==> flow/constraint.sdc <==
create_clock -name core_clock -period 8.68 [get_ports {clk}]
set_input_delay 1.7360 -clock core_clock [delete_from_list [all_inputs] [get_ports {clk}]]
set_output_delay 1.7360 -clock core_clock [all_outputs]
set_load 0.01 [all_outputs]
==> flow/design.v <==
module apb_master #(
    parameter DATA_WD = 8,
    parameter ADDR_WD = 8
) (
    input                         clk,
    input                         rst_n,
    input [DATA_WD + ADDR_WD : 0] cmd_in,
    input                         cmd_vld,
    input [DATA_WD - 1 : 0]       prdata,
    input                         pready,
    output                        cmd_rdy,
    output                        psel,
    output                        penable,
    output                        pwrite,
    output [ADDR_WD - 1 : 0]      paddr,
    output [DATA_WD - 1 : 0]      pwdata,
    output                        read_vld,
    output [DATA_WD - 1 : 0]      read_data
);
localparam [1:0] IDLE = 2'b00;
localparam [1:0] SETUP = 2'b01;
localparam [1:0] ACCESS = 2'b11;
reg [1:0] state,next_state;
reg r_psel,r_penable;
assign psel = r_psel;
assign penable = r_penable;
reg [DATA_WD + ADDR_WD : 0] r_cmd_in;
wire cmd_fire;
assign cmd_fire = cmd_vld && cmd_rdy;
assign cmd_rdy = state == IDLE;
always @(posedge clk or negedge rst_n) begin
    if(!rst_n) begin
        state <= IDLE;
    end
    else begin
        state <= next_state;
    end
end
always @(*) begin
    case(state)
        IDLE: begin
            if(cmd_fire) begin
                next_state = SETUP;
            end
            else begin
                next_state = IDLE;
            end
        end
        SETUP: begin
            next_state = ACCESS;
        end
        ACCESS: begin
            if(pready) begin
                next_state = IDLE;
            end
            else begin
                next_state = ACCESS;
            end
        end
        default: begin
            next_state = IDLE;
        end
    endcase
end
always @(*) begin
    r_psel = 'b0;
    r_penable = 'b0;
    case(state)
        IDLE: begin
        end
        SETUP: begin
            r_psel = 1'b1;
        end
        ACCESS: begin
            r_psel = 1'b1;
            r_penable = 1'b1;
        end
        default: begin
        end
    endcase
end
always @(posedge clk or negedge rst_n) begin
    if(!rst_n) begin
        r_cmd_in <= 'b0;
    end
    else if(cmd_fire) begin
        r_cmd_in <= cmd_in;
    end
end
assign paddr  = r_cmd_in[DATA_WD + ADDR_WD - 1 : DATA_WD];
assign pwdata = r_cmd_in[DATA_WD - 1 : 0];
assign pwrite = r_cmd_in[DATA_WD + ADDR_WD];
assign read_data = prdata;
assign read_vld = ~pwrite && pready;
endmodule
module apb_slave #(
    parameter DATA_WD = 8,
    parameter ADDR_WD = 8 
) (
    input                    clk,
    input                    rst_n,
    input                    psel,
    input                    penable,
    input                    pwrite,
    input  [ADDR_WD - 1 : 0] paddr,
    input  [DATA_WD - 1 : 0] pwdata,
    output [DATA_WD - 1 : 0] prdata,
    output                   pready
);
localparam ADDR_MAX = (1 << ADDR_WD);
reg [DATA_WD - 1 : 0] mem [ADDR_MAX - 1 : 0];
localparam [1:0] IDLE = 2'b00;
localparam [1:0] SETUP = 2'b01;
localparam [1:0] ACCESS = 2'b11; 
reg [1:0] state,next_state;
wire apb_fire;
assign apb_fire = psel && penable && pready;
always @(posedge clk or negedge rst_n) begin
    if(!rst_n) begin
        state <= IDLE;
    end
    else begin
        state <= next_state;
    end
end
always @(*) begin
    case(state) 
        IDLE: begin
            if(psel) begin
                next_state = SETUP;
            end
            else begin
                next_state = IDLE;
            end
        end
        SETUP: begin
            next_state = ACCESS;
        end
        ACCESS: begin
            if(!pready) begin
                next_state = ACCESS;
            end
            else if(psel) begin
                next_state = SETUP;
            end
            else begin
                next_state = IDLE;
            end
        end
        default: begin
            next_state = IDLE;
        end
    endcase
end
reg r_pready;
assign pready = r_pready;
always @(*) begin
    case(state)
        IDLE: begin
            r_pready = 1'b0;            
        end 
        SETUP: begin
            r_pready = 1'b0;            
        end
        ACCESS: begin
            if(psel && penable) begin
                r_pready = 1'b1;
            end
            else begin
                r_pready = 1'b0;
            end
        end
        default: begin
            r_pready = 1'b0;
        end
    endcase
end
always @(posedge clk) begin
    if(apb_fire && pwrite) begin
        mem[paddr] <= pwdata;
    end
end
assign prdata = mem[paddr];
endmodule
module apb_top #(
    parameter DATA_WD = 8,
    parameter ADDR_WD = 8 
) (
    input                         clk,
    input                         rst_n,
    input [DATA_WD + ADDR_WD : 0] cmd_in,
    input                         cmd_vld,
    output                        cmd_rdy,
    output                        read_vld,
    output [DATA_WD - 1 : 0]      read_data
);
    wire psel,penable,pwrite,pready;
    wire [DATA_WD - 1 : 0] pwdata;
    wire [ADDR_WD - 1 : 0] paddr;
    wire [DATA_WD - 1 : 0] prdata;
   apb_master  #(
              .DATA_WD(DATA_WD),
              .ADDR_WD(ADDR_WD)
            )u_apb_master(
              .clk(clk),
              .rst_n(rst_n),
              .cmd_in(cmd_in),
              .cmd_vld(cmd_vld),
              .prdata(prdata),
              .pready(pready),
              .cmd_rdy(cmd_rdy),
              .psel(psel),
              .penable(penable),
              .pwrite(pwrite),
              .paddr(paddr),
              .pwdata(pwdata),
              .read_vld(read_vld),
              .read_data(read_data)
            );
   apb_slave  #(
             .DATA_WD(DATA_WD),
             .ADDR_WD(ADDR_WD)
           )u_apb_slave(
             .clk(clk),
             .rst_n(rst_n),
             .psel(psel),
             .penable(penable),
             .pwrite(pwrite),
             .paddr(paddr),
             .pwdata(pwdata),
             .prdata(prdata),
             .pready(pready)
           );
endmodule
==> flow/run.sh <==
#!/bin/bash
# the make line also repeats each setting of config.mk as NAME=value (left out here)
make -C /OpenROAD-flow-scripts/flow DESIGN_CONFIG=/design/flow/config.mk WORK_HOME=/design/flow/orfs CLKGATE_MAP_FILE= finish
==> flow/config.mk <==
export PLATFORM = sky130hd
export DESIGN_NAME = apb_top
export DESIGN_NICKNAME = apb_top
export VERILOG_FILES = /design/flow/design.v
export SDC_FILE = /design/flow/constraint.sdc
export NUM_CORES = 4
export LEC_CHECK = 0
export CAP_MARGIN = 20
export CORE_ASPECT_RATIO = 1.13
export CORE_MARGIN = 2
export CORE_UTILIZATION = 65
export GPL_TIMING_DRIVEN = 0
export MAX_ROUTING_LAYER = met4
export MIN_ROUTING_LAYER = met2
export PLACE_DENSITY_LB_ADDON = 0.26
export SETUP_SLACK_MARGIN = 1.79
export SLEW_MARGIN = 15
export TNS_END_PERCENT = 70
==> ci_impl_report.md, run 1 <==
### Flow metrics

| Metric | Value |
|---|---|
| PwrDens | 249 nW/um^2 |
| P_comb | 2.48 mW |
| Ys flop type | edfxtp_1 |
| Worst-path maximum fanout | 10 |
| Synth warnings | 2 |
| Clk pwr | 8.51 mW |
| Layout area overhead | 13.1% |
| Gate power share | 0.111 |
| WP data required | 6.94 ns |
| Critical Path AT | 5.45 ns |
| Worst path top cell family by delay | buffers and inverters |
| CTS H-tree lvls | 4 |
| Setup TNS | 0 ns |
| Setup WS pre-CTS | 1.76 ns |
| Hold_sp | u_apb_master.state[1] |
| Lkg Pwr | 27.4 nW |
| Reg clk slew, reported paths | 0.07 ns |
| Post-synth EDFFs | 2048 |
| Worst setup margin | 1.50 ns |
| Minimum clock period | 7.18 ns |
| Syn Inst Count | 3574 |
| Via count of the first global-routing pass | 57800 |
| Sw Share | 0.248 |
| WP buf/inv | 3 |
| Relative slew margins | -0.0145 |
| Rows | 135 |
| Status | finished with violations |
| Period utilization | 0.828 |
| TritonCTS buffer count | 187 |
| NetSw | 5.52 mW |
| Crit end category | primary output |
| Ports | 30 |
| DRT Wirelength | 228000 microns |
| Critical Path, Cell by Cell | nor2_4 > clkbuf_2 > clkbuf_1 > a22oi_1 > a21oi_2 > o41ai_2 > nand4_1 > clkdlybuf4s50_1 |
| CP max stage cell | clkbuf_2 |
| Die Y | 374 microns |
| Post-CTS Setup Inserts | 0 |
| Grt total ovfl | 0 |
| Overall routing resource usage | 0.562 |
| Max power group | registers |
| Number of routed nets with antenna violations | 0 |
| First-pass GRT wire length | 316000 microns |
| Min-Delay Endpoint | u_apb_slave.state[0] |
| Hold Path Cell Cnt | 1 |
| Pin count of the biggest net entering global routing | 85 |
| Post-synth regs | 2071 |
| Gpl congestion | 1.14 |
| End of the critical path | read_data[2] |
| Synth top cells by count | 2048 x edfxtp_1, 512 x mux4_2, 264 x nor2_1, 256 x a22oi_1, 151 x clkbuf_1 |
| CP startpoint kind | flip-flop |
| Floorplan Nets | 3594 |
| Pint | 16.8 mW |
| Drt wl/cell | 40.4 microns |
| Worst r2r path cells | 8 |
| RSZ-0062 raised after global routing | yes |
| Pre-Place Util | 0.657 |
| Setup CP Type | reg2out |
| OpenROAD warning count | 29 |
| Register share after synthesis | 0.786 |
| Final setup violating endpoints | 0 |
| Horizontal die size | 332 microns |
| Hold Crit Class | reg2reg |
| Aoi share | 0.0364 |
| Reg-to-Reg Start | u_apb_master.r_cmd_in[11] |
| Top cells, area | edfxtp_1 78%, mux4_2 15%, a22oi_1 2.4% |
| Main logic family after synthesis | multiplexers |
| Simple-gate share of the synthesized area | 0.0162 |
| Max-area cell share | 0.779 |
| Layout Check Fails | max-capacitance violations, max-slew violations |
| Core Area | 120000 sq um |
| Flop+latch power | 11.3 mW |
| Reg power frac | 0.507 |
| Yosys top cell by area | edfxtp_1 |
| DRC Markers | 0 |
| Initial antenna violation count | 0 |
| DR vias/cell | 9.21 |
| Fa+ha+maj area frac | 0 |
| First DRT Iteration DRCs | 17200 |
| CTS Sinks | 2071 |
| Routed via count | 52000 |
| Yosys cell count | 3574 |
| Worst slew pin tran | 1.52 ns |
| R2R Setup Slk | 3.26 ns |
| Root buffer cell | clkbuf_16 |
| Reg2reg end | u_apb_slave.mem[171][1] |
| Yosys cell types | 27 |
| Mapped Avg Cell Area | 22.1 sq um |
| Chip area | 124000 sq um |
| Worst Skew | 0.0342 ns |
| Fin. max-slew vios | 10 |
| Clock power share | 0.382 |
| Worst-Skew Late Latency | 0.87 ns |
| Synthesized area | 79000 sq um |
| CP startpoint | u_apb_master.r_cmd_in[10] |
| Multiplexer area fraction after synthesis | 0.148 |
| VDD IR max | 0.209 mV |
| Pre-antenna DRT Iters | 13 |
| Clock Tree Buf Depth | 3 |
| Fin Hold WS | 0.461 ns |
| Async SR Flop Fraction | 0.0111 |
| CTS tree | built |
| XOR/XNOR Area Share | 0 |
| Hold Vio Cnt, Final | 0 |
| WP depth | 8 |
| Fin nets | 3863 |
| Max incr delay on CP | 0.75 ns |
| Dpl hpwl | 141000 microns |
| Port Buffer Count | 29 |
| Maxcap violations | 1 |
| Achievable Freq | 0.139 GHz |
| Yosys Chip Area | 79000 sq um |
| Synth top cell by count | edfxtp_1 |
-- final cells by class --
class | instances | area, sq um
Fill cell | 6413 | 30900
Clock inverter | 107 | 1150
Clock buffer | 238 | 4980
Antenna cell | 73 | 183
Buffer | 226 | 1170
Sequential cell | 2071 | 62100
Inverter | 4 | 15.0
Tap cell | 1575 | 1970
Multi-Input combinational cell | 1273 | 16200
Timing Repair Buffer | 80 | 1530
-- routing by layer --
layer  vias to the layer above  wire [microns]  GRT usage
li1                      15700               -          -
met1                     16400               0          -
met2                     17000          104000      0.636
met3                      2883           88600      0.644
met4                         0           35400      0.264
met5                         -               0          -
-- what timing repair did --
| item | in CTS | in global routing |
|---|---|---|
| hold buffers | 0 | 0 |
| setup endpoints to repair | 8 | 8 |
| resized | 52 | 102 |
| endpoints found under the hold margin | 0 | 0 |
| pin swaps | 0 | 5 |
-- stage by stage --
stage                      util  power [mW]  instances  cell area (sq um)
final                     0.743        22.3       5647              89300
after global routing      0.741        22.5       5574              89100
after CTS                 0.737        21.9       5567              88700
after detailed placement  0.685        13.7       5222              82400
after global placement    0.675        13.7       5178              81200
after floorplan               -        12.8       3574              79000
==> run 2: changes to the inputs <==
CAP_MARGIN = 15   (was 20)
CORE_ASPECT_RATIO = 1.53   (was 1.13)
CORE_UTILIZATION = 70   (was 65)
CTS_CLUSTER_DIAMETER = 222   (was not set)
CTS_CLUSTER_SIZE = 24   (was not set)
GPL_ROUTABILITY_DRIVEN = 0   (was not set)
GPL_TIMING_DRIVEN = 1   (was 0)
MAX_ROUTING_LAYER = met5   (was met4)
MIN_ROUTING_LAYER = not set   (was met2)
PLACE_DENSITY_LB_ADDON = not set   (was 0.26)
SETUP_SLACK_MARGIN = not set   (was 1.79)
SLEW_MARGIN = 20   (was 15)
clock period = 3.59 ns   (was 8.68 ns; I/O delays follow)
==> run 2 against run 1 <==
  * The layout fails its checks (negative setup slack)
  * Worst setup slack lost 2.5 ns
  * Via count decreased by 24%
  * Synthesized cell count unchanged
  * Critical path depth up 1
  * Global-route usage fell by 22 points
  * Wire length shrank 15%
  * Cell count down 1.9%
  * Sequential share of layout area is 0.063 points lower
  * Cell area up 0.10%
  * Combinational power increased by 140%
  * Hold slack got worse by 0.025 ns
  * Power is 100% higher
  * Largest power group unchanged
==> ci_impl_report.md, run 2 <==
### Flow metrics

| Metric | Value |
|---|---|
| Hold Crit Class | reg2reg (unchanged) |
| Clock power share | 0.268 (was 0.382) |
| Reg2reg end | u_apb_slave.mem[117][2] (was u_apb_slave.mem[171][1]) |
| End of the critical path | read_data[7] (was read_data[2]) |
| Core Area | 112000 sq um (was 120000 sq um) |
| Synth warnings | 2 (unchanged) |
| Floorplan Nets | 3594 (unchanged) |
| Dpl hpwl | 121000 microns (was 141000 microns) |
| Worst-Skew Late Latency | 0.75 ns (was 0.87 ns) |
| Hold Vio Cnt, Final | 0 (unchanged) |
| Fillers | 5377 (was 6413) |
| First DRT Iteration DRCs | 5057 (was 17200) |
| Hold Path Cell Cnt | 1 (unchanged) |
| CP max stage cell | mux4_2 (was clkbuf_2) |
| Post-synth EDFFs | 2048 (unchanged) |
| Root buffer cell | clkbuf_16 (unchanged) |
| WP data required | 2.87 ns (was 6.94 ns) |
| Syn Inst Count | 3574 (unchanged) |
| CP startpoint kind | flip-flop (unchanged) |
| Register share after synthesis | 0.786 (unchanged) |
| Mapped Avg Cell Area | 22.1 sq um (unchanged) |
| Main logic family after synthesis | multiplexers (unchanged) |
| Grt total ovfl | 0 (unchanged) |
| Chip area | 116000 sq um (was 124000 sq um) |
| Ports | 30 (unchanged) |
| Pre-antenna DRT Iters | 5 (was 13) |
| Yosys Chip Area | 79000 sq um (unchanged) |
| Relative slew margins | 0.226 (was -0.0145) |
| Multiplexer area fraction after synthesis | 0.148 (unchanged) |
| Synthesized area | 79000 sq um (unchanged) |
| Crit end category | primary output (unchanged) |
| Worst-path maximum fanout | 6 (was 10) |
| Ys flop type | edfxtp_1 (unchanged) |
| Layout Check Fails | negative setup slack (was max-capacitance violations, max-slew violations) |
| Setup TNS | -7.18 ns (was 0 ns) |
| R2R Setup Slk | 0.24 ns (was 3.26 ns) |
| First-pass GRT wire length | 279000 microns (was 316000 microns) |
| Max power group | registers (unchanged) |
| Worst slew pin tran | 1.16 ns (was 1.52 ns) |
| Synth top cells by count | 2048 x edfxtp_1, 512 x mux4_2, 264 x nor2_1, 256 x a22oi_1, 151 x clkbuf_1 (unchanged) |
| Flop+latch power | 27.3 mW (was 11.3 mW) |
| Port Buffer Count | 29 (unchanged) |
| CP startpoint | u_apb_master.r_cmd_in[8] (was u_apb_master.r_cmd_in[10]) |
| CP dominant cell by count | buf_4 |
| Gate power share | 0.132 (was 0.111) |
| PwrDens | 509 nW/um^2 (was 249 nW/um^2) |
| Fa+ha+maj area frac | 0 (unchanged) |
| Worst Skew | 0.0248 ns (was 0.0342 ns) |
| Number of routed nets with antenna violations | 0 (unchanged) |
| Pin count of the biggest net entering global routing | 192 (was 85) |
| CTS Sinks | 2071 (unchanged) |
| Yosys cell types | 27 (unchanged) |
| Yosys top cell by area | edfxtp_1 (unchanged) |
| Reg power frac | 0.600 (was 0.507) |
| WP buf/inv | 4 (was 3) |
| DR vias/cell | 7.15 (was 9.21) |
| Fin nets | 4041 (was 3863) |
| Synth top cell by count | edfxtp_1 (unchanged) |
| OpenROAD warning count | 45 (was 29) |
| Pint | 34.9 mW (was 16.8 mW) |
| CTS H-tree lvls | 3 (was 4) |
| RSZ-0062 raised after global routing | yes (unchanged) |
| Initial antenna violation count | 2 (was 0) |
| Setup CP Type | reg2out (unchanged) |
| DRT Wirelength | 193000 microns (was 228000 microns) |
| Min-Delay Endpoint | u_apb_slave.state[0] (unchanged) |
| Lkg Pwr | 27.9 nW (was 27.4 nW) |
| Max-area cell share | 0.779 (unchanged) |
| Reg-to-Reg Start | u_apb_master.r_cmd_in[8] (was u_apb_master.r_cmd_in[11]) |
| Critical Path, Cell by Cell | bufbuf_16 > buf_4 > mux4_2 > a22oi_1 > a21oi_1 > o41ai_2 > buf_4 > nand4_1 > buf_2 (was nor2_4 > clkbuf_2 > clkbuf_1 > a22oi_1 > a21oi_2 > o41ai_2 > nand4_1 > clkdlybuf4s50_1) |
| Clk pwr | 12.2 mW (was 8.51 mW) |
| Yosys cell count | 3574 (unchanged) |
| TritonCTS buffer count | 96 (was 187) |
| CTS tree | built (unchanged) |
| Critical Path AT | 3.92 ns (was 5.45 ns) |
| Minimum clock period | 4.63 ns |
| Async SR Flop Fraction | 0.0111 (unchanged) |
| Worst r2r path cells | 9 (was 8) |
| Fin. max-slew vios | 0 (was 10) |
| Routed via count | 39600 (was 52000) |
| Maxcap violations | 0 (was 1) |
| Overall routing resource usage | 0.344 (was 0.562) |
| Die Y | 419 microns (was 374 microns) |
| Post-synth regs | 2071 (unchanged) |
| Aoi share | 0.0364 (unchanged) |
| Layout area overhead | 13.3% (was 13.1%) |
| Horizontal die size | 276 microns (was 332 microns) |
| XOR/XNOR Area Share | 0 (unchanged) |
| Setup WS pre-CTS | -0.957 ns (was 1.76 ns) |
| Worst path top cell family by delay | AND-OR/OR-AND gates (was buffers and inverters) |
| NetSw | 10.6 mW (was 5.52 mW) |
| Top cells, area | edfxtp_1 78%, mux4_2 15%, a22oi_1 2.4% (unchanged) |
| Sw Share | 0.233 (was 0.248) |
| Pre-Place Util | 0.705 (was 0.657) |
| Worst setup margin | -1.04 ns (was 1.50 ns) |
| WP depth | 9 (was 8) |
| Max incr delay on CP | 0.52 ns (was 0.75 ns) |
| Reg clk slew, reported paths | 0.09 ns (was 0.07 ns) |
| Via count of the first global-routing pass | 40100 (was 57800) |
| Drt wl/cell | 34.8 microns (was 40.4 microns) |
| P_comb | 6.03 mW (was 2.48 mW) |
| Rows | 152 (was 135) |
| Fin Hold WS | 0.436 ns (was 0.461 ns) |
| Clock Tree Buf Depth | 3 (unchanged) |
| Achievable Freq | 0.216 GHz |
| Simple-gate share of the synthesized area | 0.0162 (unchanged) |
| Final setup violating endpoints | 8 (was 0) |
| Hold_sp | u_apb_master.state[1] (unchanged) |
| Period utilization | 1.29 (was 0.828) |
| DRC Markers | 0 (unchanged) |
| VDD IR max | 0.586 mV (was 0.209 mV) |
| Status | finished with violations (unchanged) |
## run 2: cell type report
type,instances,area (sq um),share of cell area
sequential,2071,62100,0.695
multi-input combinational,1273,16800,0.188
timing repair buffer,575,5910,0.0660
clock buffer,149,2710,0.0303
tap,1463,1830,0.0205
clock inverter,3,37.5,0.000420
inverter,4,15.0,0.000168
antenna,4,10.0,0.000112
## run 2: per-layer routing
layer / track usage / vias up / share of wire
met3: 0.0550 / 376 / 0.090
met2: 0.573 / 2296 / 0.52
met1: 0.461 / 21000 / 0.35
li1: - / 15900 / -
met4: 0.146 / 0 / 0.047
met5: 0 / - / 0
## run 2: repair_timing
| item | in CTS | in global routing |
|---|---|---|
| setup endpoints to repair | 8 | 8 |
| pin swaps | 40 | 25 |
| hold buffers | 1 | 0 |
| setup buffers | 43 | 19 |
| cloned | 14 | 2 |
| resized | 209 | 50 |
| endpoints found under the hold margin | 15 | 0 |
## run 2: stage by stage
stage	total power, mW	instance area [sq um]	instances	util
3_3_place_gp	33.0	84500	5308	0.755
2_1_floorplan	30.8	79000	3574	-
5_1_grt	46.6	89400	5539	0.798
4_1_cts	45.5	89000	5518	0.794
3_5_place_dp	33.2	84500	5308	0.755
6_report	45.5	89400	5542	0.798
==> run 3: changes to the inputs <==
ABC_AREA = 1   (was not set)
CAP_MARGIN = 20   (was 15)
CORE_ASPECT_RATIO = not set   (was 1.53)
CORE_UTILIZATION = 72   (was 70)
CTS_CLUSTER_DIAMETER = 330   (was 222)
CTS_CLUSTER_SIZE = not set   (was 24)
GPL_ROUTABILITY_DRIVEN = not set   (was 0)
GPL_TIMING_DRIVEN = not set   (was 1)
MAX_ROUTING_LAYER = not set   (was met5)
PLACE_DENSITY = 0.6   (was not set)
SETUP_SLACK_MARGIN = 0.73   (was not set)
SLEW_MARGIN = 40   (was 20)
TNS_END_PERCENT = not set   (was 70)
clock period = 3.34 ns   (was 3.59 ns; I/O delays follow)
==> run 3 against run 2 <==
  * Still fails the layout checks on negative setup slack
  * Count of clock-buffer cells in the layout is 113 higher
  * Cell area is 13% higher
  * Combinational power is 62% higher
  * Area after synthesis is 8.1% higher
  * Sequential cell count stayed put
  * Non-clock buffer count is 43 higher
  * Clock power is 76% higher
  * Global-route usage is 5.2 points higher
  * Cell count is 83% higher
  * Worst setup slack better by 0.15 ns
  * Hold slack worse by 0.065 ns
  * Power is 33% higher
  * Critical path type unchanged
==> ci_impl_report.md, run 3 <==
### Flow metrics

| Metric | Value |
|---|---|
| Core Area | 118000 sq um (was 112000 sq um) |
| XOR/XNOR Area Share | 0 (unchanged) |
| Pin count of the biggest net entering global routing | 95 (was 192) |
| Ys flop type | edfxtp_1 (unchanged) |
| VDD IR max | 0.653 mV (was 0.586 mV) |
| Yosys cell types | 21 (was 27) |
| Setup WS pre-CTS | -1.01 ns (was -0.957 ns) |
| Setup CP Type | reg2out (unchanged) |
| Mapped Avg Cell Area | 10.6 sq um (was 22.1 sq um) |
| Root buffer cell | clkbuf_16 (unchanged) |
| CP max stage cell | dfrtp_4 (was mux4_2) |
| RSZ-0062 raised after global routing | yes (unchanged) |
| Number of routed nets with antenna violations | 0 (unchanged) |
| Clock Tree Buf Depth | 3 (unchanged) |
| Worst r2r path cells | 10 (was 9) |
| Critical Path, Cell by Cell | buf_12 > buf_4 > buf_12 > buf_16 > buf_12 > nand2_1 > nand2_2 > nand2_2 > nand2_1 > o21ai_1 > nand2_1 > nor2_2 > nor2_1 > nor2_2 > nand2_2 > buf_6 (was bufbuf_16 > buf_4 > mux4_2 > a22oi_1 > a21oi_1 > o41ai_2 > buf_4 > nand4_1 > buf_2) |
| Simple-gate share of the synthesized area | 0.238 (was 0.0162) |
| Ports | 30 (unchanged) |
| Flop area | 62100 sq um (about the same) |
| Synth top cell by count | nand2_1 (was edfxtp_1) |
| Via count of the first global-routing pass | 59500 (was 40100) |
| Floorplan Nets | 8081 (was 3594) |
| Fa+ha+maj area frac | 0 (unchanged) |
| Achievable Freq | 0.236 GHz |
| Reg power frac | 0.484 (was 0.600) |
| Post-synth regs | 2071 (unchanged) |
| ANT cells | 0 (was 4) |
| Max incr delay on CP | 0.54 ns (was 0.52 ns) |
| Reg2reg end | u_apb_slave.mem[114][6] (was u_apb_slave.mem[117][2]) |
| Yosys Chip Area | 85300 sq um (was 79000 sq um) |
| Relative slew margins | 0.390 (was 0.226) |
| Status | finished with violations (unchanged) |
| Pint | 44.5 mW (was 34.9 mW) |
| Synth top cells by count | 4797 x nand2_1, 2048 x edfxtp_1, 346 x nor2_1, 200 x nand3_1, 195 x clkbuf_1 (was 2048 x edfxtp_1, 512 x mux4_2, 264 x nor2_1, 256 x a22oi_1, 151 x clkbuf_1) |
| Horizontal die size | 348 microns (was 276 microns) |
| Maxcap violations | 0 (unchanged) |
| Pre-antenna DRT Iters | 6 (was 5) |
| OpenROAD warning count | 32 (was 45) |
| CTS H-tree lvls | 4 (was 3) |
| Layout area overhead | 18.3% (was 13.3%) |
| Flop+latch power | 29.4 mW (was 27.3 mW) |
| WP buf/inv | 6 (was 4) |
| CP startpoint kind | flip-flop (unchanged) |
| Async SR Flop Fraction | 0.0111 (unchanged) |
| Fillers | 5868 (was 5377) |
| End of the critical path | read_data[4] (was read_data[7]) |
| Register share after synthesis | 0.727 (was 0.786) |
| Routed via count | 61600 (was 39600) |
| DRT Wirelength | 240000 microns (was 193000 microns) |
| Overall routing resource usage | 0.396 (was 0.344) |
| Gate power share | 0.161 (was 0.132) |
| Hold Path Cell Cnt | 3 (was 1) |
| Pre-Place Util | 0.725 (was 0.705) |
| Reg-to-Reg Start | u_apb_master.r_cmd_in[8] (unchanged) |
| TritonCTS buffer count | 197 (was 96) |
| WP depth | 16 (was 9) |
| Final setup violating endpoints | 8 (unchanged) |
| Gate Area | 23300 sq um (was 16800 sq um) |
| Minimum clock period | 4.24 ns |
| DR vias/cell | 6.07 (was 7.15) |
| CP startpoint | u_apb_master.r_cmd_in[9] (was u_apb_master.r_cmd_in[8]) |
| Hold Vio Cnt, Final | 0 (unchanged) |
| Fin Hold WS | 0.371 ns (was 0.436 ns) |
| Yosys cell count | 8061 (was 3574) |
| First-pass GRT wire length | 353000 microns (was 279000 microns) |
| Worst Skew | 0.0284 ns (was 0.0248 ns) |
| NetSw | 16.2 mW (was 10.6 mW) |
| Syn Inst Count | 8061 (was 3574) |
| Worst path top cell family by delay | simple AND/OR/NAND/NOR gates (was AND-OR/OR-AND gates) |
| Min-Delay Endpoint | u_apb_master.r_cmd_in[6] (was u_apb_slave.state[0]) |
| Initial antenna violation count | 3 (was 2) |
| Worst-Skew Late Latency | 0.83 ns (was 0.75 ns) |
| Lkg Pwr | 40.8 nW (was 27.9 nW) |
| Sw Share | 0.267 (was 0.233) |
| Worst-path maximum fanout | 23 (was 6) |
| Multiplexer area fraction after synthesis | 0 (was 0.148) |
| Layout Check Fails | negative setup slack (unchanged) |
| Fin util | 0.857 (was 0.798) |
| Top cells, area | edfxtp_1 72%, nand2_1 21%, nor2_1 1.5% (was edfxtp_1 78%, mux4_2 15%, a22oi_1 2.4%) |
| Grt total ovfl | 0 (unchanged) |
| CTS Sinks | 2071 (unchanged) |
| Reg clk slew, reported paths | 0.06 ns (was 0.09 ns) |
| Worst slew pin tran | 0.915 ns (was 1.16 ns) |
| Clk pwr | 21.5 mW (was 12.2 mW) |
| Fin nets | 8479 (was 4041) |
| First DRT Iteration DRCs | 9215 (was 5057) |
| Aoi share | 0.0120 (was 0.0364) |
| Rows | 126 (was 152) |
| Main logic family after synthesis | simple AND/OR/NAND/NOR gates (was multiplexers) |
| P_comb | 9.77 mW (was 6.03 mW) |
| Critical Path AT | 3.57 ns (was 3.92 ns) |
| Max-area cell share | 0.721 (was 0.779) |
| Synth warnings | 2 (unchanged) |
| WP data required | 2.67 ns (was 2.87 ns) |
| Hold Crit Class | in2reg (was reg2reg) |
| Synthesized area | 85300 sq um (was 79000 sq um) |
| Hold_sp | cmd_in[6] (was u_apb_master.state[1]) |
| Period utilization | 1.27 (was 1.29) |
| Drt wl/cell | 23.7 microns (was 34.8 microns) |
| Port Buffer Count | 29 (unchanged) |
| Crit end category | primary output (unchanged) |
| Post-synth EDFFs | 2048 (unchanged) |
| R2R Setup Slk | 0.56 ns (was 0.24 ns) |
| Gpl congestion | 0.933 |
| Clock power share | 0.355 (was 0.268) |
| Worst setup margin | -0.898 ns (was -1.04 ns) |
| DRC Markers | 0 (unchanged) |
| Die Y | 348 microns (was 419 microns) |
| Setup TNS | -6.92 ns (was -7.18 ns) |
| Chip area | 121000 sq um (was 116000 sq um) |
| Max power group | registers (unchanged) |
| Dpl hpwl | 139000 microns (was 121000 microns) |
| CTS tree | built (unchanged) |
| Fin. max-slew vios | 0 (unchanged) |
| Power, Total | 60.7 mW (was 45.5 mW) |
| Yosys top cell by area | edfxtp_1 (unchanged) |
| PwrDens | 601 nW/um^2 (was 509 nW/um^2) |
run 3: cell type report:
| class | instances | area share |
|---|---|---|
| Sequential cell | 2071 | 0.615 |
| Multi-Input combinational cell | 5549 | 0.230 |
| Timing Repair Buffer | 618 | 0.0732 |
| Clock buffer | 262 | 0.0519 |
| Tap cell | 1536 | 0.0190 |
| Clock inverter | 97 | 0.00877 |
| Inverter | 20 | 0.00110 |
| Timing Repair inverter | 2 | 0.000409 |
run 3: what timing repair did:
action,CTS,global route
pin swaps,94,95
hold endpoints to repair,21,0
setup endpoints to repair,1230,1356
setup buffers,38,2
hold buffers,1,0
gates cloned,26,10
resized,405,266
run 3: stage by stage:
step | std cells | instance area, sq um
global route | 10200 | 101000
CTS | 10100 | 99800
finish | 10200 | 101000
floorplan | 8061 | 85300
detailed placement | 9718 | 91300
global placement | 9717 | 91300
run 3: per-layer routing:
metal  up-vias  GRT usage  wire (microns)
met5         -          0              27
li1      27400          -               -
met4         4      0.195           11600
met2      4312      0.619          113000
met1     29200      0.537           84900
met3       707     0.0851           30500
==> run 4: changes to the inputs <==
CORE_UTILIZATION = 70   (was 72)
CTS_CLUSTER_DIAMETER = not set   (was 330)
CTS_CLUSTER_SIZE = 72   (was not set)
PLACE_DENSITY = not set   (was 0.6)
SETUP_SLACK_MARGIN = not set   (was 0.73)
SLEW_MARGIN = 20   (was 40)
clock period = 3.48 ns   (was 3.34 ns; I/O delays follow)
==> run 4 against run 3 <==
  * Still fails the layout checks on negative setup slack
  * Sequential power shrank 4%
  * Power shrank 5.0%
  * Combinational power fell by 8.5%
  * Sequential share of layout area is 1.5 points higher
  * Die size is 2.8% higher
  * Critical endpoint unchanged
  * Critical path depth grew 2
  * Area after synthesis is the same
  * Critical path type unchanged
  * Clock skew up 0.0071 ns
  * Sequential cell count did not move
  * Largest cell class unchanged
  * Hold slack lost 0.080 ns
  * Register-to-register slack got worse by 0.37 ns
==> ci_impl_report.md, run 4 <==
### Flow metrics

| Metric | Value |
|---|---|
| Status | finished with violations (unchanged) |
| Layout Check Fails | negative setup slack (unchanged) |
| Horizontal die size | 353 microns (was 348 microns) |
| WP data required | 2.78 ns (was 2.67 ns) |
| CP dominant cell by count | nand2_1 |
| Grt total ovfl | 0 (unchanged) |
| Fa+ha+maj area frac | 0 (unchanged) |
| Relative slew margins | 0.356 (was 0.390) |
| P_comb | 8.94 mW (was 9.77 mW) |
| Achievable Freq | 0.236 GHz |
| Dpl hpwl | 138000 microns (was 139000 microns) |
| Worst-Skew Late Latency | 0.84 ns (was 0.83 ns) |
| Max power group | registers (unchanged) |
| Clk pwr | 20.5 mW (was 21.5 mW) |
| Minimum clock period | 4.24 ns |
| Worst setup margin | -0.758 ns (was -0.898 ns) |
| Syn Inst Count | 8061 (unchanged) |
| DRC Markers | 0 (unchanged) |
| Flop+latch power | 28.2 mW (was 29.4 mW) |
| Number of routed nets with antenna violations | 0 (unchanged) |
| Reg clk slew, reported paths | 0.06 ns (about the same) |
| Synth top cell by count | nand2_1 (unchanged) |
| WP buf/inv | 6 (unchanged) |
| Routed via count | 60300 (was 61600) |
| Gpl congestion | 0.921 (was 0.933) |
| PwrDens | 585 nW/um^2 (was 601 nW/um^2) |
| Clock power share | 0.355 (about the same) |
| Floorplan Nets | 8081 (unchanged) |
| Pre-Place Util | 0.703 (was 0.725) |
| Hold_buf cts | 0 (was 1) |
| Port Buffer Count | 29 (unchanged) |
| First DRT Iteration DRCs | 8503 (was 9215) |
| Maxcap violations | 0 (unchanged) |
| Pint | 42.2 mW (was 44.5 mW) |
| Reg-to-Reg Start | u_apb_master.r_cmd_in[8] (unchanged) |
| Post-route cell area | 98600 sq um (was 101000 sq um) |
| Root buffer cell | clkbuf_16 (unchanged) |
| Max-area cell share | 0.721 (unchanged) |
| Yosys Chip Area | 85300 sq um (unchanged) |
| Pin count of the biggest net entering global routing | 149 (was 95) |
| Yosys top cell by area | edfxtp_1 (unchanged) |
| Top cells, area | edfxtp_1 72%, nand2_1 21%, nor2_1 1.5% (unchanged) |
| Hold Vio Cnt, Final | 0 (unchanged) |
| Critical Path AT | 3.54 ns (was 3.57 ns) |
| Simple-gate share of the synthesized area | 0.238 (unchanged) |
| Worst-path maximum fanout | 27 (was 23) |
| Overall routing resource usage | 0.380 (was 0.396) |
| Synthesized area | 85300 sq um (unchanged) |
| OpenROAD warning count | 35 (was 32) |
| Fin. max-slew vios | 0 (unchanged) |
| Hold Crit Class | in2async (was in2reg) |
| RSZ-0062 raised after global routing | yes (unchanged) |
| End of the critical path | read_data[4] (unchanged) |
| Gate power share | 0.155 (was 0.161) |
| Max incr delay on CP | 0.55 ns (was 0.54 ns) |
| Via count of the first global-routing pass | 58800 (was 59500) |
| Drt wl/cell | 23.3 microns (was 23.7 microns) |
| R2R Setup Slk | 0.19 ns (was 0.56 ns) |
| Synth top cells by count | 4797 x nand2_1, 2048 x edfxtp_1, 346 x nor2_1, 200 x nand3_1, 195 x clkbuf_1 (unchanged) |
| Post-synth EDFFs | 2048 (unchanged) |
| Main logic family after synthesis | simple AND/OR/NAND/NOR gates (unchanged) |
| Chip area | 125000 sq um (was 121000 sq um) |
| Fin util | 0.812 (was 0.857) |
| DRT Wirelength | 236000 microns (was 240000 microns) |
| XOR/XNOR Area Share | 0 (unchanged) |
| Yosys cell count | 8061 (unchanged) |
| Dpl cell area | 90500 sq um (was 91300 sq um) |
| Sw Share | 0.268 (was 0.267) |
| Register share after synthesis | 0.727 (unchanged) |
| DR vias/cell | 5.97 (was 6.07) |
| ANT cells | 0 (unchanged) |
| CP max stage cell | dfrtp_4 (unchanged) |
| Rows | 128 (was 126) |
| Critical Path, Cell by Cell | buf_12 > buf_12 > buf_12 > buf_12 > nand2_1 > nand2_1 > nand2_1 > nand2_1 > nand2_2 > nand2_1 > o21ai_1 > buf_4 > nand2_1 > nor2_1 > nor2_1 > nor2_2 > nand2_4 > buf_6 (was buf_12 > buf_4 > buf_12 > buf_16 > buf_12 > nand2_1 > nand2_2 > nand2_2 > nand2_1 > o21ai_1 > nand2_1 > nor2_2 > nor2_1 > nor2_2 > nand2_2 > buf_6) |
| Fin nets | 8337 (was 8479) |
| Reg2reg end | u_apb_slave.mem[17][5] (was u_apb_slave.mem[114][6]) |
| CTS tree | built (unchanged) |
| First-pass GRT wire length | 352000 microns (was 353000 microns) |
| Worst slew pin tran | 0.966 ns (was 0.915 ns) |
| VDD IR max | 0.653 mV (about the same) |
| Aoi share | 0.0120 (unchanged) |
| Period utilization | 1.22 (was 1.27) |
| Gate Area | 22200 sq um (was 23300 sq um) |
| Core Area | 121000 sq um (was 118000 sq um) |
| Worst path top cell family by delay | simple AND/OR/NAND/NOR gates (unchanged) |
| NetSw | 15.4 mW (was 16.2 mW) |
| Die Y | 353 microns (was 348 microns) |
| Pre-antenna DRT Iters | 8 (was 6) |
| Yosys cell types | 21 (unchanged) |
| CTS H-tree lvls | 4 (unchanged) |
| CP startpoint | u_apb_master.r_cmd_in[8] (was u_apb_master.r_cmd_in[9]) |
| Mapped Avg Cell Area | 10.6 sq um (unchanged) |
| Fillers | 7038 (was 5868) |
| TritonCTS buffer count | 199 (was 197) |
| Lkg Pwr | 39.8 nW (was 40.8 nW) |
| Setup CP Type | reg2out (unchanged) |
| Initial antenna violation count | 4 (was 3) |
| CP startpoint kind | flip-flop (unchanged) |
| Post-synth regs | 2071 (unchanged) |
| Flop area | 62100 sq um (about the same) |
| Clock Tree Buf Depth | 3 (unchanged) |
| Final setup violating endpoints | 8 (unchanged) |
| Reg power frac | 0.489 (was 0.484) |
| Synth warnings | 2 (unchanged) |
| Worst r2r path cells | 8 (was 10) |
| Worst Skew | 0.0355 ns (was 0.0284 ns) |
| Power, Total | 57.6 mW (was 60.7 mW) |
| Layout area overhead | 15.5% (was 18.3%) |
| Multiplexer area fraction after synthesis | 0 (unchanged) |
| Async SR Flop Fraction | 0.0111 (unchanged) |
| CTS Sinks | 2071 (unchanged) |
| Crit end category | primary output (unchanged) |
| WP depth | 18 (was 16) |
| Ports | 30 (unchanged) |
| Ys flop type | edfxtp_1 (unchanged) |
## run 4: layout make-up
type,count,share of cell area
Timing Repair inverter,2,0.000292
Sequential cell,2071,0.630
Timing Repair Buffer,474,0.0603
Clock inverter,115,0.00778
Inverter,20,0.00121
Multi-Input combinational cell,5549,0.226
Tap cell,1625,0.0206
Clock buffer,255,0.0540
## run 4: routing by layer
metal  GRT usage  wire length (microns)
met3      0.0832                  30000
met5           0                     89
met1       0.530                  86000
met4       0.170                  10800
met2       0.585                 109000
## run 4: repair_timing
action	CTS	global route
pin swaps	79	69
gates resized	273	115
buffers inserted	18	4
endpoints found under the setup margin	8	8
cloned	20	3
## run 4: metrics by stage
step,hold slack (ns),TNS [ns],instances,setup WS [ns]
detailed placement,0.388,-3.99,9700,-0.552
CTS,0.252,-5.66,10100,-0.730
finish,0.291,-5.56,10100,-0.758
global placement,0.383,-3.63,9700,-0.548
floorplan,0.372,0,8061,1.07
global route,0.326,-6.32,10100,-0.836
==> run 5: changes to the inputs <==
ABC_AREA = not set   (was 1)
CORE_UTILIZATION = 72   (was 70)
CTS_CLUSTER_SIZE = not set   (was 72)
PLACE_DENSITY_LB_ADDON = 0.28   (was not set)
clock period = 3.73 ns   (was 3.48 ns; I/O delays follow)
==> run 5 against run 4 <==
  * The layout still fails its checks (negative setup slack)
  * Wire length increased by 21%
  * Cell area decreased by 7.0%
  * Combinational power decreased by 28%
  * Via count decreased by 19%
  * Largest cell class unchanged
  * Largest power group unchanged
  * Highest routed layer unchanged
==> ci_impl_report.md, run 5 <==
### Flow metrics

| Metric | Value |
|---|---|
| Async SR Flop Fraction | 0.0111 (unchanged) |
| Hold Crit Class | reg2reg (was in2async) |
| Clock power share | 0.382 (was 0.355) |
| Layout area overhead | 16.1% (was 15.5%) |
| Floorplan Nets | 3594 (was 8081) |
| Worst Skew | 0.0527 ns (was 0.0355 ns) |
| Register share after synthesis | 0.786 (was 0.727) |
| Layout Check Fails | negative setup slack (unchanged) |
| Worst slew pin tran | 1.32 ns (was 0.966 ns) |
| R2R Setup Slk | -0.35 ns (was 0.19 ns) |
| Gate Area | 16800 sq um (was 22200 sq um) |
| Max incr delay on CP | 0.94 ns (was 0.55 ns) |
| Period utilization | 1.44 (was 1.22) |
| Core Area | 109000 sq um (was 121000 sq um) |
| Top cells, area | edfxtp_1 78%, mux4_2 15%, a22oi_1 2.4% (was edfxtp_1 72%, nand2_1 21%, nor2_1 1.5%) |
| Ys flop type | edfxtp_1 (unchanged) |
| WP depth | 11 (was 18) |
| Yosys cell count | 3574 (was 8061) |
| DRT Wirelength | 285000 microns (was 236000 microns) |
| Achievable Freq | 0.187 GHz |
| Simple-gate share of the synthesized area | 0.0162 (was 0.238) |
| DP Cell Count | 5147 (was 9700) |
| CTS Sinks | 2071 (unchanged) |
| Status | finished with violations (unchanged) |
| Synth top cell by count | edfxtp_1 (was nand2_1) |
| Hold Vio Cnt, Final | 0 (unchanged) |
| Yosys top cell by area | edfxtp_1 (unchanged) |
| Max power group | registers (unchanged) |
| DR vias/cell | 8.73 (was 5.97) |
| Flop+latch power | 26.3 mW (was 28.2 mW) |
| Lkg Pwr | 28.9 nW (was 39.8 nW) |
| Fin util | 0.842 (was 0.812) |
| Main logic family after synthesis | multiplexers (was simple AND/OR/NAND/NOR gates) |
| Overall routing resource usage | 0.456 (was 0.380) |
| First-pass GRT wire length | 350000 microns (was 352000 microns) |
| Synth top cells by count | 2048 x edfxtp_1, 512 x mux4_2, 264 x nor2_1, 256 x a22oi_1, 151 x clkbuf_1 (was 4797 x nand2_1, 2048 x edfxtp_1, 346 x nor2_1, 200 x nand3_1, 195 x clkbuf_1) |
| CP startpoint | u_apb_master.r_cmd_in[8] (unchanged) |
| Chip area | 112000 sq um (was 125000 sq um) |
| CTS H-tree lvls | 4 (unchanged) |
| Fa+ha+maj area frac | 0 (unchanged) |
| Minimum clock period | 5.35 ns |
| Max-area cell share | 0.779 (was 0.721) |
| PwrDens | 579 nW/um^2 (was 585 nW/um^2) |
| Fillers | 3837 (was 7038) |
| Pint | 39.1 mW (was 42.2 mW) |
| Critical Path, Cell by Cell | buf_12 > buf_16 > buf_12 > mux4_2 > a22oi_2 > buf_6 > a21oi_4 > o41ai_4 > buf_4 > nand4_1 > buf_6 (was buf_12 > buf_12 > buf_12 > buf_12 > nand2_1 > nand2_1 > nand2_1 > nand2_1 > nand2_2 > nand2_1 > o21ai_1 > buf_4 > nand2_1 > nor2_1 > nor2_1 > nor2_2 > nand2_4 > buf_6) |
| Sw Share | 0.263 (was 0.268) |
| First DRT Iteration DRCs | 11600 (was 8503) |
| CP startpoint kind | flip-flop (unchanged) |
| Fin nets | 4024 (was 8337) |
| Yosys Chip Area | 79000 sq um (was 85300 sq um) |
| WP data required | 2.98 ns (was 2.78 ns) |
| CTS tree | built (unchanged) |
| Port Buffer Count | 29 (unchanged) |
| Fin. max-slew vios | 0 (unchanged) |
| Worst-path maximum fanout | 8 (was 27) |
| VDD IR max | 0.484 mV (was 0.653 mV) |
| End of the critical path | read_data[3] (was read_data[4]) |
| Final setup violating endpoints | 96 (was 8) |
| Min-Delay Endpoint | u_apb_slave.state[2] |
| CP max stage cell | o41ai_4 (was dfrtp_4) |
| Reg clk slew, reported paths | 0.07 ns (was 0.06 ns) |
| Gpl congestion | 0.886 (was 0.921) |
| Yosys cell types | 27 (was 21) |
| Synth warnings | 2 (unchanged) |
| OpenROAD warning count | 44 (was 35) |
| Clock Tree Buf Depth | 3 (unchanged) |
| Initial antenna violation count | 23 (was 4) |
| Worst-Skew Late Latency | 0.87 ns (was 0.84 ns) |
| Synthesized area | 79000 sq um (was 85300 sq um) |
| Hold_sp | u_apb_slave.state[1] |
| Hold Path Cell Cnt | 1 |
| Reg power frac | 0.496 (was 0.489) |
| Critical Path AT | 4.61 ns (was 3.54 ns) |
| Multiplexer area fraction after synthesis | 0.148 (was 0) |
| Pre-antenna DRT Iters | 9 (was 8) |
| Reg2reg end | u_apb_slave.mem[13][1] (was u_apb_slave.mem[17][5]) |
| Number of routed nets with antenna violations | 0 (unchanged) |
| TritonCTS buffer count | 192 (was 199) |
| DRC Markers | 0 (unchanged) |
| WP buf/inv | 6 (unchanged) |
| Via count of the first global-routing pass | 45400 (was 58800) |
| Relative slew margins | 0.120 (was 0.356) |
| Maxcap violations | 0 (unchanged) |
| Ports | 30 (unchanged) |
| Reg-to-Reg Start | u_apb_master.r_cmd_in[8] (unchanged) |
| Mapped Avg Cell Area | 22.1 sq um (was 10.6 sq um) |
| Post-synth EDFFs | 2048 (unchanged) |
| Syn Inst Count | 3574 (was 8061) |
| Dpl hpwl | 117000 microns (was 138000 microns) |
| Drt wl/cell | 50.9 microns (was 23.3 microns) |
| XOR/XNOR Area Share | 0 (unchanged) |
| Crit end category | primary output (unchanged) |
| Pin count of the biggest net entering global routing | 138 (was 149) |
| Routed via count | 48800 (was 60300) |
| Gate power share | 0.122 (was 0.155) |
| Pre-Place Util | 0.725 (was 0.703) |
| RSZ-0062 raised after global routing | yes (unchanged) |
| Flop area | 62100 sq um (unchanged) |
| Worst r2r path cells | 8 (unchanged) |
| Die Y | 335 microns (was 353 microns) |
| Grt total ovfl | 0 (unchanged) |
| Setup CP Type | reg2out (unchanged) |
| NetSw | 14.0 mW (was 15.4 mW) |
| Worst setup margin | -1.62 ns (was -0.758 ns) |
| P_comb | 6.46 mW (was 8.94 mW) |
| Clk pwr | 20.3 mW (was 20.5 mW) |
| Horizontal die size | 335 microns (was 353 microns) |
| Rows | 121 (was 128) |
| Non-Filler Instances | 5594 (was 10100) |
| Worst path top cell family by delay | AND-OR/OR-AND gates (was simple AND/OR/NAND/NOR gates) |
| Root buffer cell | clkbuf_16 (unchanged) |
| Post-synth regs | 2071 (unchanged) |
| Aoi share | 0.0364 (was 0.0120) |
[run 5: what timing repair did]
item | 4_1_cts | 5_1_grt
setup buffers | 34 | 29
setup endpoints to repair | 8 | 8
cloned | 10 | 2
pin swaps | 35 | 36
resized | 168 | 74
hold endpoints to repair | 0 | 17
hold buffers | 0 | 1
[run 5: cell type report]
type,instances,area share
multi-input cells,1273,0.184
clock buffers,252,0.0570
inverters,4,0.000164
flip-flops and latches,2071,0.677
clock inverters,96,0.00820
repair buffers,462,0.0536
well taps,1414,0.0193
diodes,22,0.000600
[run 5: metrics by stage]
stage	worst slack [ns]	total power, mW	hold slack (ns)	cell area [sq um]	setup TNS [ns]
4_1_cts	-0.958	51.1	0.462	90900	-7.46
6_report	-1.62	53.1	0.484	91700	-26.12
3_5_place_dp	-1.15	31.7	0.436	83600	-5.65
3_3_place_gp	-1.03	31.5	0.404	83600	-5.06
2_1_floorplan	0.736	29.6	0.397	79000	0
5_1_grt	-1.43	53.3	0.491	91700	-19.72
[run 5: layer usage]
metal  global-route usage  up-vias  share of wire
met1                0.569    23300           0.27
met4                0.313       33           0.12
met2                0.702     7270           0.44
met3                0.136     2278           0.17
met5                    0        -         0.0018
li1                     -    16000              -
==> run 6: changes to the inputs <==
ABC_AREA = 1   (was not set)
CAP_MARGIN = 10   (was 20)
CTS_CLUSTER_DIAMETER = 130   (was not set)
PLACE_DENSITY_LB_ADDON = not set   (was 0.28)
clock period = 3.45 ns   (was 3.73 ns; I/O delays follow)
==> run 6 against run 5 <==
  * Wire length fell by 16%
  * Power rose by 11%
  * Still fails the layout checks on negative setup slack
  * Hold slack got worse by 0.094 ns
  * Largest cell class unchanged
==> ci_impl_report.md, run 6 <==
### Flow metrics

| Metric | Value |
|---|---|
| Status | finished with violations (unchanged) |
| Layout Check Fails | negative setup slack (unchanged) |
| PwrDens | 593 nW/um^2 (was 579 nW/um^2) |
| Final setup violating endpoints | 8 (was 96) |
| Worst-Skew Late Latency | 0.83 ns (was 0.87 ns) |
| WP depth | 18 (was 11) |
| Hold Path Cell Cnt | 3 (was 1) |
| Crit end category | primary output (unchanged) |
| CTS tree | built (unchanged) |
| Chip area | 121000 sq um (was 112000 sq um) |
| Critical Path AT | 3.66 ns (was 4.61 ns) |
| Period utilization | 1.26 (was 1.44) |
| Max-area cell share | 0.721 (was 0.779) |
| Reg power frac | 0.485 (was 0.496) |
| Aoi share | 0.0120 (was 0.0364) |
| Via count of the first global-routing pass | 60300 (was 45400) |
| RSZ-0062 raised after global routing | yes (unchanged) |
| Minimum clock period | 4.35 ns |
| Reg2reg end | u_apb_slave.mem[223][7] (was u_apb_slave.mem[13][1]) |
| Die Y | 348 microns (was 335 microns) |
| Hold_sp | cmd_in[5] (was u_apb_slave.state[1]) |
| Core Area | 118000 sq um (was 109000 sq um) |
| Gpl congestion | 0.955 (was 0.886) |
| Main logic family after synthesis | simple AND/OR/NAND/NOR gates (was multiplexers) |
| CTS H-tree lvls | 4 (unchanged) |
| Gate power share | 0.153 (was 0.122) |
| First DRT Iteration DRCs | 9010 (was 11600) |
| Max incr delay on CP | 0.46 ns (was 0.94 ns) |
| Power, Total | 58.7 mW (was 53.1 mW) |
| VDD IR max | 0.905 mV (was 0.484 mV) |
| Reg-to-Reg Start | u_apb_master.r_cmd_in[15] (was u_apb_master.r_cmd_in[8]) |
| Maxcap violations | 0 (unchanged) |
| Pint | 43.1 mW (was 39.1 mW) |
| Initial antenna violation count | 6 (was 23) |
| OpenROAD warning count | 32 (was 44) |
| Sw Share | 0.266 (was 0.263) |
| Setup CP Type | reg2out (unchanged) |
| Flop+latch power | 28.5 mW (was 26.3 mW) |
| Worst-path maximum fanout | 6 (was 8) |
| CP startpoint kind | flip-flop (unchanged) |
| WP buf/inv | 7 (was 6) |
| DR vias/cell | 6.06 (was 8.73) |
| Horizontal die size | 348 microns (was 335 microns) |
| Setup WS pre-CTS | -0.725 ns (was -1.15 ns) |
| Ys flop type | edfxtp_1 (unchanged) |
| Worst path top cell family by delay | simple AND/OR/NAND/NOR gates (was AND-OR/OR-AND gates) |
| Non-Filler Instances | 10100 (was 5594) |
| XOR/XNOR Area Share | 0 (unchanged) |
| Fin nets | 8468 (was 4024) |
| Reg clk slew, reported paths | 0.06 ns (was 0.07 ns) |
| Pre-Place Util | 0.725 (about the same) |
| Multiplexer area fraction after synthesis | 0 (was 0.148) |
| CP startpoint | u_apb_master.r_cmd_in[8] (unchanged) |
| Top cells, area | edfxtp_1 72%, nand2_1 21%, nor2_1 1.5% (was edfxtp_1 78%, mux4_2 15%, a22oi_1 2.4%) |
| Layout area overhead | 15.9% (was 16.1%) |
| Min-Delay Endpoint | u_apb_master.r_cmd_in[5] (was u_apb_slave.state[2]) |
| Ports | 30 (unchanged) |
| Post-synth EDFFs | 2048 (unchanged) |
| Mapped Avg Cell Area | 10.6 sq um (was 22.1 sq um) |
| Synth top cell by count | nand2_1 (was edfxtp_1) |
| Yosys Chip Area | 85300 sq um (was 79000 sq um) |
| Hold Vio Cnt, Final | 0 (unchanged) |
| Syn Inst Count | 8061 (was 3574) |
| Dpl hpwl | 140000 microns (was 117000 microns) |
| Root buffer cell | clkbuf_16 (unchanged) |
| R2R Setup Slk | 0.08 ns (was -0.35 ns) |
| Worst setup margin | -0.898 ns (was -1.62 ns) |
| Grt total ovfl | 0 (unchanged) |
| Worst Skew | 0.0240 ns (was 0.0527 ns) |
| TritonCTS buffer count | 196 (was 192) |
| Number of routed nets with antenna violations | 0 (unchanged) |
| Pre-antenna DRT Iters | 9 (unchanged) |
| Rows | 126 (was 121) |
| WP data required | 2.76 ns (was 2.98 ns) |
| Clk pwr | 21.2 mW (was 20.3 mW) |
| Worst slew pin tran | 1.06 ns (was 1.32 ns) |
| Yosys top cell by area | edfxtp_1 (unchanged) |
| Synthesized area | 85300 sq um (was 79000 sq um) |
| Clock power share | 0.362 (was 0.382) |
| Yosys cell count | 8061 (was 3574) |
| Yosys cell types | 21 (was 27) |
| Fin Hold WS | 0.390 ns (was 0.484 ns) |
| P_comb | 8.99 mW (was 6.46 mW) |
| Synth warnings | 2 (unchanged) |
| Overall routing resource usage | 0.400 (was 0.456) |
| Max power group | registers (unchanged) |
| Post-synth regs | 2071 (unchanged) |
| Drt wl/cell | 23.7 microns (was 50.9 microns) |
| Port Buffer Count | 29 (unchanged) |
| End of the critical path | read_data[0] (was read_data[3]) |
| Fillers | 6193 (was 3837) |
| Worst r2r path cells | 4 (was 8) |
| Achievable Freq | 0.230 GHz |
| Simple-gate share of the synthesized area | 0.238 (was 0.0162) |
| Synth top cells by count | 4797 x nand2_1, 2048 x edfxtp_1, 346 x nor2_1, 200 x nand3_1, 195 x clkbuf_1 (was 2048 x edfxtp_1, 512 x mux4_2, 264 x nor2_1, 256 x a22oi_1, 151 x clkbuf_1) |
| First-pass GRT wire length | 357000 microns (was 350000 microns) |
| Register share after synthesis | 0.727 (was 0.786) |
| Async SR Flop Fraction | 0.0111 (unchanged) |
| Relative slew margins | 0.293 (was 0.120) |
| CTS Sinks | 2071 (unchanged) |
| Fin. max-slew vios | 0 (unchanged) |
| DP Cell Count | 9739 (was 5147) |
| DRT Wirelength | 240000 microns (was 285000 microns) |
| Hold Crit Class | in2reg (was reg2reg) |
| DRC Markers | 0 (unchanged) |
| Clock Tree Buf Depth | 3 (unchanged) |
| NetSw | 15.6 mW (was 14.0 mW) |
| Floorplan Nets | 8081 (was 3594) |
| Routed via count | 61500 (was 48800) |
| CP max stage cell | dfrtp_4 (was o41ai_4) |
| Critical Path, Cell by Cell | buf_12 > buf_16 > nor2_4 > buf_4 > buf_12 > buf_16 > buf_6 > nand2_2 > nand3_2 > nand2_1 > nand2_1 > o21ai_2 > nand2_2 > nor2_4 > nor2_2 > nor2_4 > nand2_2 > buf_6 (was buf_12 > buf_16 > buf_12 > mux4_2 > a22oi_2 > buf_6 > a21oi_4 > o41ai_4 > buf_4 > nand4_1 > buf_6) |
| Fa+ha+maj area frac | 0 (unchanged) |
| Pin count of the biggest net entering global routing | 97 (was 138) |
| Setup TNS | -6.56 ns (was -26.12 ns) |
| Lkg Pwr | 40.3 nW (was 28.9 nW) |
## run 6: area by class of cell
| cell class | count | area (sq um) | area share |
|---|---|---|---|
| repair buffers | 610 | 6540 | 0.0661 |
| multi-input cells | 5549 | 22000 | 0.223 |
| flip-flops and latches | 2071 | 62100 | 0.628 |
| clock buffers | 242 | 5160 | 0.0522 |
| diodes | 3 | 7.51 | 0.0000759 |
| well taps | 1536 | 1920 | 0.0194 |
| clock inverters | 115 | 1080 | 0.0109 |
| inverters | 20 | 105 | 0.00106 |
## run 6: repair_timing
| action | 4_1_cts | 5_1_grt |
|---|---|---|
| hold endpoints to repair | 21 | 0 |
| setup endpoints to repair | 8 | 8 |
| hold buffers | 1 | 0 |
| resized | 256 | 42 |
| setup buffers | 29 | 1 |
| pin swaps | 86 | 28 |
| cloned | 16 | 0 |
## run 6: metal layers
metal  wire length [microns]  vias up  GRT usage
met2                  112000     4321      0.622
met3                   31800      767      0.101
met1                   84500    29100      0.533
li1                        -    27300          -
met4                   12400        8      0.199
met5                      48        -          0
## run 6: per-stage QoR
stage	area [sq um]	utilization
after floorplan	85300	-
after detailed placement	91100	0.774
after global placement	91100	0.774
final	98900	0.840
after CTS	98800	0.839
after global routing	98900	0.840
==> run 7: changes to the inputs <==
ABC_AREA = not set   (was 1)
CAP_MARGIN = 20   (was 10)
CORE_MARGIN = 7   (was 2)
CORE_UTILIZATION = 45   (was 72)
CTS_CLUSTER_DIAMETER = not set   (was 130)
GPL_ROUTABILITY_DRIVEN = 0   (was not set)
PLACE_DENSITY = 0.6   (was not set)
SLEW_MARGIN = 35   (was 20)
clock period = 6.0 ns   (was 3.45 ns; I/O delays follow)
==> run 7 against run 6 <==
  * The run now finishes clean
  * Register-to-register slack better by 2.0 ns
  * Via count shrank 39%
  * Critical endpoint is now read_data[1]
  * Count of clock-buffer cells in the layout grew 13
  * Global-route usage down 20 points
  * Power fell by 46%
  * Synthesized cell count down 56%
==> ci_impl_report.md, run 7 <==
### Flow metrics

| Metric | Value |
|---|---|
| Status | complete, no violations (was finished with violations) |
| Drt wl/cell | 31.1 microns (was 23.7 microns) |
| WP depth | 10 (was 18) |
| Hold Vio Cnt, Final | 0 (unchanged) |
| CP dominant cell by count | buf_12 |
| First DRT Iteration DRCs | 4412 (was 9010) |
| Crit end category | primary output (unchanged) |
| Period utilization | 0.982 (was 1.26) |
| CP startpoint kind | flip-flop (unchanged) |
| Fin nets | 3753 (was 8468) |
| Syn Inst Count | 3574 (was 8061) |
| Reg power frac | 0.520 (was 0.485) |
| OpenROAD warning count | 41 (was 32) |
| Horizontal die size | 433 microns (was 348 microns) |
| Met3 Use GR | 0.0367 (was 0.101) |
| Rows | 153 (was 126) |
| Max incr delay on CP | 0.63 ns (was 0.46 ns) |
| Achievable Freq | 0.170 GHz |
| Worst Skew | 0.0305 ns (was 0.0240 ns) |
| NetSw | 7.23 mW (was 15.6 mW) |
| Root buffer cell | clkbuf_16 (unchanged) |
| Relative slew margins | 0.356 (was 0.293) |
| Yosys Chip Area | 79000 sq um (was 85300 sq um) |
| CTS H-tree lvls | 4 (unchanged) |
| Most used routing layer | met2 (unchanged) |
| Overall routing resource usage | 0.204 (was 0.400) |
| Synth warnings | 2 (unchanged) |
| Async SR Flop Fraction | 0.0111 (unchanged) |
| Setup CP Type | reg2out (unchanged) |
| Yosys cell types | 27 (was 21) |
| DRT Wirelength | 193000 microns (was 240000 microns) |
| Met1 global-route usage | 0.291 (was 0.533) |
| Aoi share | 0.0364 (was 0.0120) |
| Reg2reg end | u_apb_slave.mem[14][6] (was u_apb_slave.mem[223][7]) |
| Max-area cell share | 0.779 (was 0.721) |
| Max power group | registers (unchanged) |
| Worst r2r path cells | 8 (was 4) |
| CTS tree | built (unchanged) |
| First-pass GRT wire length | 277000 microns (was 357000 microns) |
| Post-synth EDFFs | 2048 (unchanged) |
| Critical Path, Cell by Cell | buf_12 > buf_12 > buf_12 > mux4_2 > a22oi_1 > a21oi_1 > o41ai_1 > buf_4 > nand4_1 > clkdlybuf4s50_1 (was buf_12 > buf_16 > nor2_4 > buf_4 > buf_12 > buf_16 > buf_6 > nand2_2 > nand3_2 > nand2_1 > nand2_1 > o21ai_2 > nand2_2 > nor2_4 > nor2_2 > nor2_4 > nand2_2 > buf_6) |
| CP startpoint | u_apb_master.r_cmd_in[8] (unchanged) |
| Top cells, area | edfxtp_1 78%, mux4_2 15%, a22oi_1 2.4% (was edfxtp_1 72%, nand2_1 21%, nor2_1 1.5%) |
| Multiplexer area fraction after synthesis | 0.148 (was 0) |
| Floorplan Nets | 3594 (was 8081) |
| Minimum clock period | 5.89 ns |
| Yosys top cell by area | edfxtp_1 (unchanged) |
| TritonCTS buffer count | 200 (was 196) |
| Clock Tree Buf Depth | 3 (unchanged) |
| Number of routed nets with antenna violations | 0 (unchanged) |
| Initial antenna violation count | 3 (was 6) |
| Hold_buf cts | 0 (was 1) |
| RSZ-0062 raised after global routing | no (was yes) |
| Worst path top cell family by delay | buffers and inverters (was simple AND/OR/NAND/NOR gates) |
| WP buf/inv | 5 (was 7) |
| CTS Sinks | 2071 (unchanged) |
| Synth top cell by count | edfxtp_1 (was nand2_1) |
| Post-synth regs | 2071 (unchanged) |
| Setup TNS | 0 ns (was -6.56 ns) |
| Setup WS pre-CTS | 0.316 ns (was -0.725 ns) |
| R2R Setup Slk | 2.04 ns (was 0.08 ns) |
| Clock power share | 0.385 (was 0.362) |
| Fin. max-slew vios | 0 (unchanged) |
| Lkg Pwr | 27.1 nW (was 40.3 nW) |
| Reg clk slew, reported paths | 0.06 ns (about the same) |
| Synth top cells by count | 2048 x edfxtp_1, 512 x mux4_2, 264 x nor2_1, 256 x a22oi_1, 151 x clkbuf_1 (was 4797 x nand2_1, 2048 x edfxtp_1, 346 x nor2_1, 200 x nand3_1, 195 x clkbuf_1) |
| Die Y | 433 microns (was 348 microns) |
| Main logic family after synthesis | multiplexers (was simple AND/OR/NAND/NOR gates) |
| P_comb | 3.00 mW (was 8.99 mW) |
| Reg-to-Reg Start | u_apb_master.r_cmd_in[9] (was u_apb_master.r_cmd_in[15]) |
| Worst slew pin tran | 0.953 ns (was 1.06 ns) |
| Power, Total | 31.5 mW (was 58.7 mW) |
| Worst-path maximum fanout | 25 (was 6) |
| Fa+ha+maj area frac | 0 (unchanged) |
| Final setup violating endpoints | 0 (was 8) |
| Register share after synthesis | 0.786 (was 0.727) |
| PwrDens | 352 nW/um^2 (was 593 nW/um^2) |
| Dpl hpwl | 110000 microns (was 140000 microns) |
| Yosys cell count | 3574 (was 8061) |
| Ys flop type | edfxtp_1 (unchanged) |
| Pre-Place Util | 0.454 (was 0.725) |
| WP data required | 4.80 ns (was 2.76 ns) |
| XOR/XNOR Area Share | 0 (unchanged) |
| VDD IR max | 0.275 mV (was 0.905 mV) |
| Worst setup margin | 0.106 ns (was -0.898 ns) |
| Gate power share | 0.095 (was 0.153) |
| Clk pwr | 12.1 mW (was 21.2 mW) |
| DRC Markers | 0 (unchanged) |
| Worst-Skew Late Latency | 0.82 ns (was 0.83 ns) |
| Met2 Track Usage GR | 0.325 (was 0.622) |
| Grt total ovfl | 0 (unchanged) |
| Hold Crit Class | in2async (was in2reg) |
| Pin count of the biggest net entering global routing | 199 (was 97) |
| Core Area | 174000 sq um (was 118000 sq um) |
| Synthesized area | 79000 sq um (was 85300 sq um) |
| Fin util | 0.514 (was 0.840) |
| DR vias/cell | 6.03 (was 6.06) |
| Maxcap violations | 0 (unchanged) |
| Simple-gate share of the synthesized area | 0.0162 (was 0.238) |
| Ports | 30 (unchanged) |
| Pint | 24.2 mW (was 43.1 mW) |
| Critical Path AT | 4.69 ns (was 3.66 ns) |
| Port Buffer Count | 29 (unchanged) |
| Flop+latch power | 16.4 mW (was 28.5 mW) |
| Via count of the first global-routing pass | 38000 (was 60300) |
| Chip area | 187000 sq um (was 121000 sq um) |
| Layout area overhead | 13.3% (was 15.9%) |
| CP max stage cell | o41ai_1 (was dfrtp_4) |
| Mapped Avg Cell Area | 22.1 sq um (was 10.6 sq um) |
| End of the critical path | read_data[1] (was read_data[0]) |
| Routed via count | 37500 (was 61500) |
| Pre-antenna DRT Iters | 8 (was 9) |
| Sw Share | 0.230 (was 0.266) |
run 7: cell type report:
type | instances | area [sq um]
Fill cell | 13500 | 84600
Antenna cell | 2 | 5.00
Tap cell | 2325 | 2910
Clock inverter | 104 | 898
Multi-Input combinational cell | 1273 | 16100
Sequential cell | 2071 | 62100
Clock buffer | 255 | 5320
Inverter | 4 | 15.0
Timing Repair Buffer | 183 | 2060
run 7: through the flow:
step | hold slack, ns | std cells | cell area (sq um)
finish | 0.357 | 6217 | 89400
global route | 0.357 | 6216 | 89400
CTS | 0.313 | 6210 | 89200
detailed placement | 0.424 | 5840 | 82800
global placement | 0.422 | 5838 | 82700
floorplan | 0.397 | 3574 | 79000
run 7: timing repair:
action | 4_1_cts | 5_1_grt
endpoints found under the setup margin | 8 | 5
resized | 3 | 6
gates cloned | 0 | 0
setup buffers | 11 | 0
run 7: metal layers:
layer / vias to the layer above / wire length (microns)
met3: 287 / 14000
met5: - / 0
met1: 20200 / 79700
met2: 1488 / 94300
met4: 0 / 5400
li1: 15500 / -
Power is estimated from default activity; no workload was simulated.
